== exp/nickel ==
==> flow/design.v (excerpt) <==
module CPU (
    output [6:0] disp0, disp1, disp2, disp3, disp4, disp5, disp6, disp7, disp8, disp9, disp10, disp11, disp12, disp13,
    output [2:0] flags,
    output halted,
    output [5:0] mem_addr,
    output mem_wr,
    output [13:0] mem_wdata,
    input [13:0] mem_rdata,
    input clk, rst);
    wire [13:0] data_o, A, B, ALUout, ramOut, inputBinary;
    wire [7:0] ldR, ldALU;
    wire [5:0] address;
    wire [4:0] opcode;
    wire [2:0] result, rega, regb, selram;
    wire readRAM, writeRAM, displaySelect, ldA, ldB, aluEn;
    assign data_o = mem_rdata;
    assign mem_addr = address;
    assign mem_wr = writeRAM;
    assign mem_wdata = ramOut;
    registerArray RA1 (A, B, ramOut, data_o, ALUout, ldR, ldALU, rega, regb, selram, clk, rst);
    ALU A1 (ALUout, flags, A, B, opcode, aluEn, rst, clk);
    controlUnit CU1 (readRAM, writeRAM, ldA, ldB, address, opcode, ldALU, ldR, result, rega, regb, selram, displaySelect, aluEn, halted, data_o, clk, rst);
    register disreg (inputBinary, A, B, clk, ldA, ldB, rst);
    mux21 display (disp0, disp1, disp2, disp3, disp4, disp5, disp6, disp7, disp8, disp9, disp10, disp11, disp12, disp13, inputBinary, displaySelect); 
endmodule
export LEC_CHECK = 0
export ABC_AREA = 1
export CAP_MARGIN = 20
export CORE_MARGIN = 2
export CORE_UTILIZATION = 68
export CTS_CLUSTER_SIZE = 99
export PLACE_DENSITY = 0.41
export SETUP_SLACK_MARGIN = 3.41
export SLEW_MARGIN = 20
export TNS_END_PERCENT = 5
create_clock -name core_clock -period 14.6 [get_ports {clk}]
run.sh (not shown) runs the stock make flow with config.mk's settings and CLKGATE_MAP_FILE=.
exp/nickel completed end to end; final checks failed (setup timing).
diff inputs: exp/nickel => exp/garnet
- SETUP_SLACK_MARGIN changed from 3.41 to 5.0
- CTS_CLUSTER_SIZE removed (was 99)
- TNS_END_PERCENT removed (was 5)
- PLACE_DENSITY changed from 0.41 to 0.6
- MAX_ROUTING_LAYER newly set to met4
- CORE_UTILIZATION changed from 68 to 65
- ABC_AREA removed (was 1)
- the clock period (ns, I/O delays scaled along) changed from 14.6 to 19.7
Results
[diff] slack of the worst reg-to-reg path, exp/garnet relative to exp/nickel: improvement
Summary of exp/garnet over exp/nickel: cell area went up by about 4%; critical path depth went down by about 28%; detailed route wirelength on metal2 went up by 5.7%.
Diff exp/nickel -> exp/garnet | total wirelength of the detailed-routed design | increase of 6300 µm
Delta (exp/garnet minus exp/nickel): time the final worst path needs with I/O delays and setup shows an increase of 2.00 ns, setup slack shows an increase of 3.10 ns.
exp/garnet: all stages done; final checks FAILED (setup timing).
Changes in exp/quartz relative to exp/garnet:
- setting CTS_CLUSTER_DIAMETER to 198 for the first time
- removing PLACE_DENSITY (formerly 0.6)
- setting PLACE_DENSITY_LB_ADDON to 0.18 for the first time
- setting MIN_ROUTING_LAYER to met1 for the first time
- setting CELL_PAD_IN_SITES_DETAIL_PLACEMENT to 2 for the first time
- changing CORE_UTILIZATION from 65 to 54
- setting GPL_ROUTABILITY_DRIVEN to 0 for the first time
- changing SETUP_SLACK_MARGIN from 5.0 to 4.08
- setting CTS_CLUSTER_SIZE to 21 for the first time
- removing MAX_ROUTING_LAYER (formerly met4)
- changing the clock period (ns, I/O delays scaled along) from 19.7 to 33.8
exp/quartz has horizontal die dimension above what exp/garnet had.
exp/quartz is listed as incomplete: the tool reported an error in 3_5_place_dp and the run ended there.
Per the comparison of exp/quartz with exp/garnet, synthesis-stage register bit count saw little to no change; total die size grew by about 20%.


== north ==
Starting RTL as in the previous note.
clock: 24.0 ns
lec_check: 0
abc_area: 1
cap_margin: 20
core_margin: 9
core_utilization: 40
slew_margin: 20
north: done, clean on timing, DRC and antenna
Input changes introduced in south (baseline for comparison: north):
==> flow/config.mk <==
export PLATFORM = sky130hd
export DESIGN_NAME = CPU
export DESIGN_NICKNAME = CPU
export VERILOG_FILES = /design/flow/design.v
export SDC_FILE = /design/flow/constraint.sdc
export NUM_CORES = 4
export LEC_CHECK = 0
export CAP_MARGIN = 20
export CORE_MARGIN = 2
export CORE_UTILIZATION = 52
export PLACE_DENSITY = 0.6
export SLEW_MARGIN = 20
==> flow/constraint.sdc <==
create_clock -name core_clock -period 22.6 [get_ports {clk}]
set_input_delay 4.5200 -clock core_clock [delete_from_list [all_inputs] [get_ports {clk}]]
set_output_delay 4.5200 -clock core_clock [all_outputs]
set_load 0.01 [all_outputs]
[summary]
south gives less tapcell count than north did. Diff north -> south: via count of the first global-routing pass now sits higher; global-route usage now sits higher; sequential share of layout area now sits lower; synthesized area now sits higher. Going from north to south, final cell area excluding filler cells grew by a little under 10%.
What east does differently from south at the input level:
-- flow/config.mk --
<<< south, line 8
export CAP_MARGIN = 20
export CORE_MARGIN = 2
export CORE_UTILIZATION = 52
export PLACE_DENSITY = 0.6
export SLEW_MARGIN = 20
>>> east, line 8
export CAP_MARGIN = 20
export CORE_MARGIN = 2
export CORE_UTILIZATION = 40
export PLACE_DENSITY = 0.6
export SLEW_MARGIN = 20
==> flow/constraint.sdc <==
create_clock -name core_clock -period 37.4 [get_ports {clk}]
set_input_delay 7.4800 -clock core_clock [delete_from_list [all_inputs] [get_ports {clk}]]
set_output_delay 7.4800 -clock core_clock [all_outputs]
set_load 0.01 [all_outputs]
Notes after the runs:
- Total track usage came out lower on east than on south.
- south has a higher pin slew with the least headroom to its limit than east.
- Run comparison: east master of the slowest instance on the critical path a41o_1; south master of the slowest instance on the critical path or4b_4
- From south to east the numbers moved as follows: height of the chip up about 14%; sequential standard cell area held steady.
